build 97:
## Top
module Top(clk, rst, Trig, Echo, distance, sel);
input clk, rst, Echo;
output Trig;
output [6:0] distance;
output [3:0] sel;
wire [19:0] dis;
wire [1:0] state;
wire clk_1k;
counter_1000 u3(.clk(clk), .rst(rst), .clkout(clk_1k), .statechange(state));
TrigSignal u1(.clk_1m(clk), .rst(rst), .trig(Trig));
PosCounter u2(.clk_1m(clk), .rst(rst), .echo(Echo), .dis_count(dis));
Showdigit u4(.in(dis),.LED_activating_counter(state),.out1(distance[6:0]),.out2(sel[3:0]));
endmodule  
clock: 255.0 ns
lec_check: 0
abc_area: 0
cap_margin: 5
cell_pad_in_sites_detail_placement: 1
cell_pad_in_sites_global_placement: 2
core_aspect_ratio: 0.71
core_margin: 8
core_utilization: 59
cts_cluster_diameter: 150
gpl_routability_driven: 1
gpl_timing_driven: 0
max_routing_layer: met5
slew_margin: 20
run.sh (not shown) runs the stock make flow with config.mk's settings and CLKGATE_MAP_FILE=.
Tool error GPL-0301 stopped build 97 during global placement without I/O (3_1_place_gp_skip_io); no final results.
What build 33 does differently from build 97 at the input level:
Settings: CORE_MARGIN changed from 8 to 2; HOLD_SLACK_MARGIN newly set to 0.28; GPL_ROUTABILITY_DRIVEN changed from 1 to 0; CORE_UTILIZATION changed from 59 to 40; MAX_ROUTING_LAYER removed (was met5); CELL_PAD_IN_SITES_GLOBAL_PLACEMENT removed (was 2); CTS_CLUSTER_DIAMETER removed (was 150); CORE_ASPECT_RATIO changed from 0.71 to 0.51; SLEW_MARGIN changed from 20 to 25; MIN_ROUTING_LAYER newly set to met1; CAP_MARGIN changed from 5 to 20; the clock period (ns, I/O delays scaled along) changed from 255.0 to 400.0.
Findings:
The height of the die reported for build 33 is smaller than that of build 97 by 3.3%. Compared with build 97, in build 33 netlist area before placement stayed essentially flat; number of placement rows rose by 2. Build 33 ran to completion and came out clean on the timing, DRC and antenna checks. Looking only at floorplan core density, and setting everything else aside, the lower value of build 97 and build 33 goes to build 33. Area reported by Yosys stat came out exactly the same in build 97 and build 33. Die footprint, build 33 vs build 97: up by more than a quarter.
Setup changes, build 33 to build 15
Settings: removing GPL_ROUTABILITY_DRIVEN (formerly 0); removing HOLD_SLACK_MARGIN (formerly 0.28); changing SLEW_MARGIN from 25 to 20; removing ABC_AREA (formerly 0); removing MIN_ROUTING_LAYER (formerly met1); removing CELL_PAD_IN_SITES_DETAIL_PLACEMENT (formerly 1); setting PLACE_DENSITY to 0.6 for the first time; removing CORE_ASPECT_RATIO (formerly 0.51); removing GPL_TIMING_DRIVEN (formerly 0); changing the clock period (ns, I/O delays scaled along) from 400.0 to 293.0.
Results
After detailed routing, build 33 needs more wire than build 15. Between build 15 and build 33, overall fraction of global-route tracks in use is higher for build 33, build 15 comes in under that. | area growth from synthesis to layout | build 15 vs build 33 | 1.8 points lower |. Delta(cell count after placement, build 15 - build 33) < 0.


Starting RTL as in the previous note.
==> flow/config.mk <==
export PLATFORM = sky130hd
export DESIGN_NAME = Top
export DESIGN_NICKNAME = Top
export VERILOG_FILES = /design/flow/design.v
export SDC_FILE = /design/flow/constraint.sdc
export NUM_CORES = 4
export LEC_CHECK = 0
export ABC_AREA = 1
export CAP_MARGIN = 40
export CORE_MARGIN = 2
export CORE_UTILIZATION = 72
export CTS_CLUSTER_DIAMETER = 191
export CTS_CLUSTER_SIZE = 13
export PLACE_DENSITY_LB_ADDON = 0.28
export SLEW_MARGIN = 40
==> flow/constraint.sdc <==
create_clock -name core_clock -period 163.0 [get_ports {clk}]
set_input_delay 32.6000 -clock core_clock [delete_from_list [all_inputs] [get_ports {clk}]]
set_output_delay 32.6000 -clock core_clock [all_outputs]
set_load 0.01 [all_outputs]
Then changed:
==> flow/config.mk (replaced) <==
export PLATFORM = sky130hd
export DESIGN_NAME = Top
export DESIGN_NICKNAME = Top
export VERILOG_FILES = /design/flow/design.v
export SDC_FILE = /design/flow/constraint.sdc
export NUM_CORES = 4
export LEC_CHECK = 0
export ABC_AREA = 1
export CAP_MARGIN = 10
export CORE_ASPECT_RATIO = 0.85
export CORE_MARGIN = 2
export CORE_UTILIZATION = 72
export CTS_CLUSTER_DIAMETER = 272
export CTS_CLUSTER_SIZE = 15
export GPL_ROUTABILITY_DRIVEN = 0
export GPL_TIMING_DRIVEN = 1
export HOLD_SLACK_MARGIN = 0.3
export MAX_ROUTING_LAYER = met5
export PLACE_DENSITY_LB_ADDON = 0.24
export SLEW_MARGIN = 40
=> The new run finished clean. Global-route usage rose by 1.8 points. Utilization stays flat. Critical path depth grows by 4. Cell area stays flat. First-iteration DRC count goes up by about 12%. Routed wire length rose by 4.7%. Synthesized area is unchanged. Worst hold slack barely changes. Worst setup slack degrades by 1.3 ns. Final cell count hardly moves.


== zinc ==
The RTL this note starts from:
==> flow/design.v <==
module counter_1000(clk,rst,clkout,statechange);
input clk,rst;
output clkout;
output [1:0] statechange;
reg clkout;
reg [9:0] flag1;
reg [1:0] statechange;
always @(posedge clk) 
begin   
    if(rst)
        begin
            flag1<=0;
            clkout<=1'b1;
        end
	else if(flag1<500) 
		begin
			flag1<=flag1+1;
			clkout<=1'b1;
		end 
	else if(flag1<1000)
		begin
			flag1<=flag1+1;
			clkout<=1'b0;
        end
    else if(flag1==1000)
        begin
            flag1<=0;
            clkout<=1'b1;
		end
end
always @(posedge clk)
begin 
    if(rst)
        statechange <= 0;
    else if(flag1==1000)
    begin
        if(statechange<3)
            statechange <= statechange + 1;
        else
            statechange <= 0;
    end
end
endmodule
module TrigSignal(clk_1m,rst,trig);
input clk_1m,rst;
output trig;
reg trig;
reg [16:0]flag1;
always @(posedge clk_1m) 
begin   
    if(rst)
        begin
            flag1<=0;
            trig<=1'b0;
        end
	else if(flag1<15) 
		begin
			flag1<=flag1+1;
			trig<=1'b1;
		end 
	else if(flag1<100000)
		begin
			flag1<=flag1+1;
			trig<=1'b0;
        end
    else if(flag1==100000)
        begin
            flag1<=0;
            trig<=1'b0;
		end
end
endmodule 
module PosCounter(clk_1m,rst,echo,dis_count);
input clk_1m,rst,echo;
output [19:0] dis_count;
reg [19:0] dis_count;
reg [19:0] count;
reg [19:0] countfinal;
always@(posedge clk_1m)
begin 
    if(rst)
    begin
        dis_count <= 0;
        count <= 0;
        countfinal <= 0;
    end
    else if(echo == 1'b1)
    begin
        count <= count+1;
        countfinal <= count;
    end
    else 
    begin
        dis_count <= countfinal *120 >> 6;
        count <= 0;
    end
end 
endmodule  
module Showdigit(in,LED_activating_counter,out1,out2);
input [19:0] in;
input [1:0] LED_activating_counter;
output reg [6:0] out1;
output reg [3:0] out2;
reg [3:0] outnumber;
always @(*)
begin
    case(LED_activating_counter)
    2'b00: 
    begin
        out2 = 4'b0111; 
        outnumber = (in / 10000)%10; 
    end
    2'b01: 
    begin
        out2 = 4'b1011; 
        outnumber = (in / 1000)%10; 
    end
    2'b10: 
    begin
        out2 = 4'b1101; 
        outnumber = ((in / 100)%10); 
    end
    2'b11: 
    begin
        out2 = 4'b1110; 
        outnumber = ((in / 10)%10); 
    end
    default: begin out2 = 4'b1111; outnumber = 4'b0000; end
    endcase
end
always@(*)
begin
    case(outnumber)
    4'b0000: out1 = 7'b0000001;  
    4'b0001: out1 = 7'b1001111;  
    4'b0010: out1 = 7'b0010010;  
    4'b0011: out1 = 7'b0000110;  
    4'b0100: out1 = 7'b1001100;  
    4'b0101: out1 = 7'b0100100;  
    4'b0110: out1 = 7'b0100000;  
    4'b0111: out1 = 7'b0001111;  
    4'b1000: out1 = 7'b0000000;  
    4'b1001: out1 = 7'b0000100;  
    default: out1 = 7'b0000001;  
    endcase
end
endmodule  
module Top(clk, rst, Trig, Echo, distance, sel);
input clk, rst, Echo;
output Trig;
output [6:0] distance;
output [3:0] sel;
wire [19:0] dis;
wire [1:0] state;
wire clk_1k;
counter_1000 u3(.clk(clk), .rst(rst), .clkout(clk_1k), .statechange(state));
TrigSignal u1(.clk_1m(clk), .rst(rst), .trig(Trig));
PosCounter u2(.clk_1m(clk), .rst(rst), .echo(Echo), .dis_count(dis));
Showdigit u4(.in(dis),.LED_activating_counter(state),.out1(distance[6:0]),.out2(sel[3:0]));
endmodule  
export LEC_CHECK = 0
export ABC_AREA = 1
export CAP_MARGIN = 35
export CORE_MARGIN = 2
export CORE_UTILIZATION = 72
export CTS_CLUSTER_SIZE = 13
export PLACE_DENSITY_LB_ADDON = 0.28
export SLEW_MARGIN = 20
create_clock -name core_clock -period 163.0 [get_ports {clk}]
The following lists how raven was set up differently from zinc:
- an added CTS_CLUSTER_DIAMETER of 325
- an added HOLD_SLACK_MARGIN of 0.29
- a change of SLEW_MARGIN from 20 to 5
- a change of PLACE_DENSITY_LB_ADDON from 0.28 to 0.24
- Hold slack ended up 6.5 ps lower on raven than on zinc.
- zinc → raven: cell area ~0 delta; worst hold path cell count ~0 delta; buffer share of cell area ~0 delta.
- Diff zinc -> raven | post-detailed-route via-to-cell ratio | decrease of about 0.6%
- Delta (raven minus zinc): period utilization now sits lower, setup slack grew by 450 ps.
- Relative to zinc, the wire length of raven is lower by 1.5%.
Relative to raven, the following input files were edited for onyx:
- a change of PLACE_DENSITY_LB_ADDON from 0.24 to 0.28
- a deleted HOLD_SLACK_MARGIN that had been 0.29
- a change of CTS_CLUSTER_DIAMETER from 325 to 191
- a change of SLEW_MARGIN from 5 to 35
==> results <==
Between onyx and raven, it is onyx whose total of clock buffers placed in the layout is higher, by 1. Final standard cell area without fillers essentially unchanged between onyx and raven. onyx ended with more met3 usage than raven. The run with more routed wire is onyx, not raven. From raven to onyx the numbers moved as follows: number of vias in the routed layout increased 0.52%; critical path data arrival time increased 430 ps; register-to-register slack decreased 250 ps. The non-clock buffer contribution to total cell area was comparable across raven and onyx.
Changes in fjord relative to onyx:
- SLEW_MARGIN: 35 -> 20
- PLACE_DENSITY_LB_ADDON: 0.28 -> 0.24
- CTS_CLUSTER_DIAMETER: 191 -> 243
- HOLD_SLACK_MARGIN: unset -> 0.29
==> comparison <==
All of onyx and fjord finish clean. Relative to onyx, fjord improves least setup slack across all paths after layout. onyx and fjord ended up with roughly the same cell area. Relative to onyx, fjord improves shortest clock period the worst path allows after layout. fjord against onyx: via density per instance dropped 0.024; clock-buffer cell count barely changed. When fjord is measured against onyx, its global routing usage on met2 turns out 0.61 points lower. Comparing onyx and fjord, the higher detailed placer's ending HPWL is on onyx. Compared with onyx, in fjord global-route usage went down 0.21 points; maximum frequency from static timing analysis went up about 0.9%.
[inputs] pepper vs fjord
- swapping 35 for 40 in CAP_MARGIN
- clearing CTS_CLUSTER_DIAMETER, which used to be 243
- swapping 0.24 for 0.28 in PLACE_DENSITY_LB_ADDON
### Flow results
pepper against fjord: initial antenna violation count did not really move. Layout-stage area growth over the synthesis result delta (fjord -> pepper): insignificant. Proportion of cell area occupied by registers: fjord vs pepper, no meaningful difference. Final critical delay including setup and external delays is higher on pepper.
